lane 1:
## sig_altmult_add
module sig_altmult_add
(
	input signed [15:0] dataa, datab, datac, datad,
	input 		clock, aclr,
	output reg 	[32:0] result
);
Size in the first run: about 2600 cells after synthesis, roughly 160 flip-flops, about 99 I/O pins, ~0.026 sq mm of cells after synthesis.
clock: 9.8 ns
lec_check: 0
abc_area: 0
cap_margin: 20
core_aspect_ratio: 0.68
core_margin: 2
core_utilization: 57
cts_cluster_size: 14
gpl_timing_driven: 1
min_routing_layer: met1
place_density_lb_addon: 0.03
slew_margin: 20
run.sh (not shown) runs the stock make flow with config.mk's settings and CLKGATE_MAP_FILE=.
Having completed the whole flow, lane 1 delivered a layout that passed the timing, design-rule and antenna checks.
Here is what was changed in the inputs of lane 2 compared with lane 1.
Settings: removing GPL_TIMING_DRIVEN (formerly 1); setting SETUP_SLACK_MARGIN to 1.44 for the first time; removing PLACE_DENSITY_LB_ADDON (formerly 0.03); changing CTS_CLUSTER_SIZE from 14 to 42; setting CTS_CLUSTER_DIAMETER to 211 for the first time; removing ABC_AREA (formerly 0); removing MIN_ROUTING_LAYER (formerly met1); removing CORE_ASPECT_RATIO (formerly 0.68); changing the clock period (ns, I/O delays scaled along) from 9.8 to 5.18.
Findings:
Lane 2 finished all stages; layout check result: FAIL, due to setup timing. For lane 2, the critical-path cell with the highest stage delay was sky130_fd_sc_hd__fa_2, unlike lane 1, where it was sky130_fd_sc_hd__fa_1. Compared with lane 1, lane 2 shows a fmax that is about 15% higher. Total placed cells including tap cells, lane 2 vs lane 1: up by more than 10%. In the flow results for lane 2 and lane 1, the cell area is smaller on lane 1. Inserted tap cell count, lane 2 and lane 1, lower one = lane 1. Lane 2 ends up with lower ratio of routed vias to standard cells than lane 1 does.
Input changes introduced in lane 3 (baseline for comparison: lane 2):
Settings: CORE_UTILIZATION now 36, was 57; CTS_CLUSTER_SIZE no longer set, was 42; CTS_CLUSTER_DIAMETER no longer set, was 211; SETUP_SLACK_MARGIN no longer set, was 1.44; the clock period (ns, I/O delays scaled along) now 6.78, was 5.18.
Findings:
Lane 3: no failed stages, no open violations at the end
Comparing lane 3 with lane 2, the number of cells in the finished layout apart from fillers came out essentially unchanged.
Lane 2 vs lane 3, highest signal layer in the routed design: met5 vs met4
In lane 3, the post-route clock period utilization came out 20 points below the value in lane 2.
In lane 3 relative to lane 2, detail-routed net length per standard cell had gone down by a little under 10%.
| routed wire length | lane 3 vs lane 2 | better |
Summary of lane 3 over lane 2: via count -9.6%, smallest setup slack after layout +1120 ps.
### lane 3 -> lane 4
Settings: CORE_UTILIZATION now 20, was 36; the clock period (ns, I/O delays scaled along) now 10.2, was 6.78.
## What came out
Relative to lane 3, number of logic stages on the critical path including buffering has gone down in lane 4. Diff lane 3..lane 4 | chip area in the Yosys report | unchanged. The higher tap cell count came out of lane 4. On fmax: between lane 3 and lane 4, it ends up lower for lane 4. Taking lane 3 as the reference point, the clock buffer count of lane 4 rises by 2. In the flow results for lane 3 and lane 4, the sequential share of layout area is smaller on lane 4. Slew of the pin with the lowest slew margin: lane 4 higher than lane 3. Higher met1 track demand over resource among lane 3 and lane 4: lane 3. Lane 4 has met2 capacity usage during global routing below what lane 3 had.
Changes in lane 5 relative to lane 4:
Settings: CTS_CLUSTER_SIZE now 98, previously not set; ABC_AREA now 1, previously not set; CTS_CLUSTER_DIAMETER now 371, previously not set; CORE_UTILIZATION now 72, was 20; the clock period (ns, I/O delays scaled along) now 7.29, was 10.2.
[summary]
Netlist area before placement (lower): lane 4
Taking lane 4 as the reference, in lane 5 slack of the critical path decreased 2260 ps, number of distinct library cells after synthesis moved down, floorplan die area fell by about 70%, number of sinks driven by the clock tree held steady.
Summary — via count of the first global-routing pass, lane 5 relative to lane 4: higher, by 5820.


Starting RTL as in the previous note.
Design sig_altmult_add, start of the top module:
module sig_altmult_add
(
	input signed [15:0] dataa, datab, datac, datad,
	input 		clock, aclr,
	output reg 	[32:0] result
);
Settings: LEC_CHECK=0, CAP_MARGIN=20, CELL_PAD_IN_SITES_DETAIL_PLACEMENT=1, CELL_PAD_IN_SITES_GLOBAL_PLACEMENT=0, CORE_ASPECT_RATIO=0.77, CORE_MARGIN=6, CORE_UTILIZATION=40, GPL_TIMING_DRIVEN=1, HOLD_SLACK_MARGIN=0.16, MAX_ROUTING_LAYER=met4, PLACE_DENSITY_LB_ADDON=0.2, SETUP_SLACK_MARGIN=3.33, SLEW_MARGIN=10; clock period 11.5 ns.
Edit:
==> flow/config.mk (replaced) <==
export PLATFORM = sky130hd
export DESIGN_NAME = sig_altmult_add
export DESIGN_NICKNAME = sig_altmult_add
export VERILOG_FILES = /design/flow/design.v
export SDC_FILE = /design/flow/constraint.sdc
export NUM_CORES = 4
export LEC_CHECK = 0
export CAP_MARGIN = 20
export CORE_MARGIN = 2
export CORE_UTILIZATION = 72
export PLACE_DENSITY_LB_ADDON = 0.01
export SLEW_MARGIN = 20
==> flow/constraint.sdc (replaced) <==
create_clock -name core_clock -period 5.92 [get_ports {clock}]
set_input_delay 1.1840 -clock core_clock [delete_from_list [all_inputs] [get_ports {clock}]]
set_output_delay 1.1840 -clock core_clock [all_outputs]
set_load 0.01 [all_outputs]
The changed run reached the layout checks and failed them: negative setup slack.
Routed wire length stays flat.
Maximum frequency goes up by 15%.
Worst setup slack loses 4.7 ns.
Final area climbs by about 8%.
Synthesized area stays the same.
Critical path depth went up by 1.
Via count grows by about 9%.
First-iteration DRC count climbs by about 60%.
Edit:
--- a/flow/config.mk
+++ b/flow/config.mk
@@ -7,0 +8 @@
+export ABC_AREA = 1
@@ -10,0 +12 @@
+export CTS_CLUSTER_DIAMETER = 245
==> flow/constraint.sdc (replaced) <==
create_clock -name core_clock -period 5.16 [get_ports {clock}]
set_input_delay 1.0320 -clock core_clock [delete_from_list [all_inputs] [get_ports {clock}]]
set_output_delay 1.0320 -clock core_clock [all_outputs]
set_load 0.01 [all_outputs]
After rerunning: With this change the flow never finished: it broke off in global routing (5_1_grt) on GRT-0232; die size came out higher by 10%; synthesized area came out higher by 10%; synthesized cell count came out higher by 39%.


Starting RTL as in the previous note.
clock: 5.48 ns
lec_check: 0
cap_margin: 20
core_margin: 2
core_utilization: 72
cts_cluster_size: 57
max_routing_layer: met4
place_density_lb_addon: 0.01
slew_margin: 20
tns_end_percent: 40
The baseline reached the layout checks and failed them: setup timing.
Edit:
CTS_CLUSTER_SIZE = 47   (was 57)
MAX_ROUTING_LAYER = default   (was met4)
SETUP_SLACK_MARGIN = 1.66   (was default)
TNS_END_PERCENT = default   (was 40)
clock period = 5.85 ns   (was 5.48 ns; I/O delays follow)
The new run finished but fails on setup timing.
Maximum frequency is higher by about 1%.
Area after synthesis is unchanged.
Wire length drops by about 6%.
Global-route usage fell by 4.0 points.
Register-to-register slack improved by 0.43 ns.
Edit:
CTS_CLUSTER_DIAMETER = 362   (was default)
SETUP_SLACK_MARGIN = default   (was 1.66)
clock period = 5.43 ns   (was 5.85 ns; I/O delays follow)
Result:
- The new run completed and failed the layout checks on setup timing
- worst setup slack degrades by 0.41 ns
- fmax is about the same
- cell count is higher by about 3%
Edit:
CTS_CLUSTER_DIAMETER = 198   (was 362)
clock period = 5.85 ns   (was 5.43 ns; I/O delays follow)
This time the run ran to the end with violations: antenna rules, setup timing.
Final area drops by 3.9%.
Clock skew drops by 0.0045 ns.
Via count drops by 8.2%.


Starting RTL as in the previous note.
Settings: LEC_CHECK=0, CAP_MARGIN=10, CELL_PAD_IN_SITES_DETAIL_PLACEMENT=2, CELL_PAD_IN_SITES_GLOBAL_PLACEMENT=3, CORE_MARGIN=5, CORE_UTILIZATION=47, CTS_CLUSTER_DIAMETER=46, GPL_ROUTABILITY_DRIVEN=1, GPL_TIMING_DRIVEN=1, HOLD_SLACK_MARGIN=0.15, MAX_ROUTING_LAYER=met4, MIN_ROUTING_LAYER=met2, PLACE_DENSITY=0.52, SETUP_SLACK_MARGIN=0.72, SLEW_MARGIN=20; clock period 5.24 ns.
The starting point died in clock tree synthesis.
==> next run, changes <==
ABC_AREA = 1   (was unset)
CELL_PAD_IN_SITES_DETAIL_PLACEMENT = 0   (was 2)
CELL_PAD_IN_SITES_GLOBAL_PLACEMENT = unset   (was 3)
CORE_MARGIN = 2   (was 5)
CORE_UTILIZATION = 67   (was 47)
CTS_CLUSTER_DIAMETER = 266   (was 46)
CTS_CLUSTER_SIZE = 100   (was unset)
GPL_ROUTABILITY_DRIVEN = 0   (was 1)
GPL_TIMING_DRIVEN = unset   (was 1)
HOLD_SLACK_MARGIN = 0.28   (was 0.15)
MAX_ROUTING_LAYER = met5   (was met4)
MIN_ROUTING_LAYER = met1   (was met2)
PLACE_DENSITY = unset   (was 0.52)
PLACE_DENSITY_LB_ADDON = 0.3   (was unset)
SETUP_SLACK_MARGIN = -0.52   (was 0.72)
TNS_END_PERCENT = 10   (was unset)
What happened: The changed run produced a layout that fails on setup timing. Synthesized area grows by roughly a tenth. Die size shrinks by a quarter to a third. Synthesized cell count grows by well over a third.
==> next run, changes <==
CORE_UTILIZATION = 19   (was 67)
CTS_CLUSTER_SIZE = 98   (was 100)
HOLD_SLACK_MARGIN = unset   (was 0.28)
Effect:
- The changed run finished but fails on setup timing
- wire length grows by 11%
- sequential share of layout area shrinks by 0.88 points
- die area grows to 3.5 times its value
- clock-buffer cell count grows by 3
- global-route usage shrinks by 24 points
- setup slack improves by 0.055 ns
- cell count grows by 33%
- sequential cell count does not change
- register-to-register slack improves by 0.05 ns
==> next run, changes <==
CORE_UTILIZATION = 72   (was 19)
CTS_CLUSTER_DIAMETER = 79   (was 266)
CTS_CLUSTER_SIZE = 46   (was 98)
GPL_ROUTABILITY_DRIVEN = 1   (was 0)
PLACE_DENSITY = 0.87   (was unset)
PLACE_DENSITY_LB_ADDON = unset   (was 0.3)
SETUP_SLACK_MARGIN = 0.72   (was -0.52)
TNS_END_PERCENT = unset   (was 10)
clock period = 6.36 ns   (was 5.24 ns; I/O delays follow)
Effect: This time the run finished with timing, DRC and antenna clean; synthesized cell count stays the same; wire length climbs by 15%; core utilization increases by 58 points; global-route usage is higher by 30 points; register-to-register slack gets better by 0.87 ns; worst hold slack got worse by 0.025 ns; final cell count fell by 28%; worst setup slack improved by 0.87 ns; count of clock-buffer cells in the layout decreases by 2; flip-flop count does not change.


run 1:
sig_altmult_add again, from the RTL that the note above started with.
==> flow/config.mk <==
export PLATFORM = sky130hd
export DESIGN_NAME = sig_altmult_add
export DESIGN_NICKNAME = sig_altmult_add
export VERILOG_FILES = /design/flow/design.v
export SDC_FILE = /design/flow/constraint.sdc
export NUM_CORES = 4
export LEC_CHECK = 0
export ABC_AREA = 1
export CAP_MARGIN = 20
export CORE_MARGIN = 2
export CORE_UTILIZATION = 72
export CTS_CLUSTER_DIAMETER = 300
export CTS_CLUSTER_SIZE = 99
export SETUP_SLACK_MARGIN = -0.33
export SLEW_MARGIN = 20
export TNS_END_PERCENT = 5
==> flow/constraint.sdc <==
create_clock -name core_clock -period 4.01 [get_ports {clock}]
set_input_delay 0.8020 -clock core_clock [delete_from_list [all_inputs] [get_ports {clock}]]
set_output_delay 0.8020 -clock core_clock [all_outputs]
set_load 0.01 [all_outputs]
Run 1 failed in 5_1_grt with GRT-0232.
Relative to run 1, the following input files were edited for run 2:
- clearing SETUP_SLACK_MARGIN, which used to be -0.33
- swapping 72 for 68 in CORE_UTILIZATION
- clearing CTS_CLUSTER_DIAMETER, which used to be 300
## What came out
Diff run 1 -> run 2: HPWL after detailed placement fell by about 5%, post-synth tally of flip-flops with integrated enable stayed essentially flat, area share of and-or/or-and cells after synthesis stayed essentially flat, number of buffers created by CTS stayed essentially flat.
Summary of the comparison: initial standard-cell utilization of the core is lower in run 2, relative to run 1.
Cell count after placement across run 2 and run 1: no real change.
In the tables for run 2 and run 1, die size reads higher with run 2.
Final weighted congestion of routability-driven global placement | run 2 above run 1
Maximum level of the CTS H-tree came out exactly the same in run 2 and run 1.
Run 2 and run 1 ended up with roughly the same area of the synthesized netlist per yosys stat.
Every stage of run 2 finished as expected; the final checks, on the other hand, flagged setup timing, which means the layout fails.
Post-cts gate resize count, run 2 and run 1: lower on run 1
Input changes introduced in run 3 (baseline for comparison: run 2):
- ABC_AREA: 1 -> unset
- PLACE_DENSITY_LB_ADDON: unset -> 0.01
- CTS_CLUSTER_SIZE: 99 -> unset
- CORE_UTILIZATION: 68 -> 72
- SETUP_SLACK_MARGIN: unset -> 1.68
- the clock period (ns, I/O delays scaled along): 4.01 -> 5.92
Notes after the runs:
- What the final checks of run 3 revealed, after a flow that finished every stage, was a layout that fails on setup timing.
- When run 3 is set beside run 2, its growth of design area from synthesis to finish turns out to be 7.5 points smaller.
- | first-pass GRT wire length | run 3 vs run 2 | better |
- What run 3 reported for via count has to be multiplied by 1.4 to get the figure for run 2.
- datac_reg[11] as the worst setup path startpoint was reported by run 2, and datad_reg[8] by run 3.
- Area fraction in mux cells ended up 0.20 points higher on run 3 than on run 2.
- For the worst setup slack after layout, run 3 came in 1.42 ns higher than run 2 did.
- Slack of the worst reg-to-reg path on run 3 is ahead of run 2.
- Hold-fix buffer count after cts came out exactly the same in run 2 and run 3.
Input changes introduced in run 4 (baseline for comparison: run 3):
- putting CTS_CLUSTER_SIZE at 47 where nothing was set
- swapping 1.68 for 0.51 in SETUP_SLACK_MARGIN
- clearing TNS_END_PERCENT, which used to be 5
- putting CTS_CLUSTER_DIAMETER at 198 where nothing was set
- putting ABC_AREA at 1 where nothing was set
- swapping 5.92 for 4.75 in the clock period (ns, I/O delays scaled along)
==> comparison <==
Relative to run 3, area after synthesis has increased by 0.0026 mm² in run 4.
Run status, run 4: aborted in 5_1_grt, error GRT-0116
[compare] base=run 3 new=run 4: share of synthesized area spent on multiplexers lost 0.20 points; count of cell types in the netlist lost 40.


Setup of build 16:
The RTL this note starts from:
==> flow/design.v <==
module sig_altmult_add
(
	input signed [15:0] dataa, datab, datac, datad,
	input 		clock, aclr,
	output reg 	[32:0] result
);
	reg signed	[15:0] dataa_reg, datab_reg, datac_reg, datad_reg;
	reg signed	[31:0] mult0_result, mult1_result;
	always @ (posedge clock or posedge aclr) begin
    	if (aclr) begin
			dataa_reg <= {16{1'b0}};
			datab_reg <= {16{1'b0}};
			datac_reg <= {16{1'b0}};
			datad_reg <= {16{1'b0}};
			mult0_result <= {32{1'b0}};
			mult1_result <= {32{1'b0}};
			result <= {33{1'b0}};
		end
		else begin
			dataa_reg <= dataa;
			datab_reg <= datab;
			datac_reg <= datac;
			datad_reg <= datad;
			mult0_result <= dataa_reg * datab_reg;
			mult1_result <= datac_reg * datad_reg;
			result <= mult0_result + mult1_result;
		end
	end
endmodule
clock: 6.34 ns
lec_check: 0
cap_margin: 10
cell_pad_in_sites_detail_placement: 0
core_margin: 2
core_utilization: 71
cts_cluster_diameter: 79
cts_cluster_size: 35
gpl_routability_driven: 1
max_routing_layer: met5
min_routing_layer: met1
place_density_lb_addon: 0.29
setup_slack_margin: 0.72
slew_margin: 20
The inputs of build 34 differ from those of build 16 as listed below.
- CORE_UTILIZATION now 72, was 71
- PLACE_DENSITY_LB_ADDON now 0.1, was 0.29
- CTS_CLUSTER_SIZE now 46, was 35
- the clock period (ns, I/O delays scaled along) now 7.35, was 6.34
==> comparison <==
Build 16 -> build 34: cell area after synthesis delta 0, exact match. NOTE total wirelength of the detailed-routed design build 16->build 34 decreased by more than 10%.
Input-level comparison between build 87 and build 34:
- CTS_CLUSTER_DIAMETER: 79 -> unset
- MIN_ROUTING_LAYER: met1 -> unset
- SETUP_SLACK_MARGIN: 0.72 -> unset
- CAP_MARGIN: 10 -> 20
- CTS_CLUSTER_SIZE: 46 -> unset
- CELL_PAD_IN_SITES_DETAIL_PLACEMENT: 0 -> unset
- PLACE_DENSITY_LB_ADDON: 0.1 -> unset
- MAX_ROUTING_LAYER: met5 -> unset
- CORE_UTILIZATION: 72 -> 40
- GPL_ROUTABILITY_DRIVEN: 1 -> unset
- the clock period (ns, I/O delays scaled along): 7.35 -> 7.0
==> comparison <==
On mux cell area share after synthesis, build 34 and build 87 are neck and neck. Build 87 ended up with datab_reg[9]$_DFF_PP0_ as its worst setup path startpoint; build 34 ended up with datac_reg[10]$_DFF_PP0_. Number of global-route vias before repair (build 87 vs. build 34) decreases slightly. Between build 34 and build 87, total track usage is lower for build 87, build 34 comes in above that. Taking build 34 as the reference, in build 87 number of synthesized register bits shows no meaningful change; cell area shows an increase of about 1.8%. On build 87: share of the cycle needed by the critical path after routing is 8.4 points higher than what build 34 gave.
Here is what was changed in the inputs of build 70 compared with build 87.
- HOLD_SLACK_MARGIN now 0.16, previously not set
- PLACE_DENSITY now 0.91, previously not set
- CORE_UTILIZATION now 45, was 40
- TNS_END_PERCENT now 35, previously not set
- CTS_CLUSTER_SIZE now 100, previously not set
- CORE_ASPECT_RATIO now 0.95, previously not set
- CTS_CLUSTER_DIAMETER now 305, previously not set
==> comparison <==
Maximum level of the CTS H-tree: build 70 vs build 87 identical
From build 87 to build 70 the numbers moved as follows: final cell count without fillers went down 105; multi-input gate share of the layout cell area climbed 0.17 points.
Total wire length: build 70 > build 87
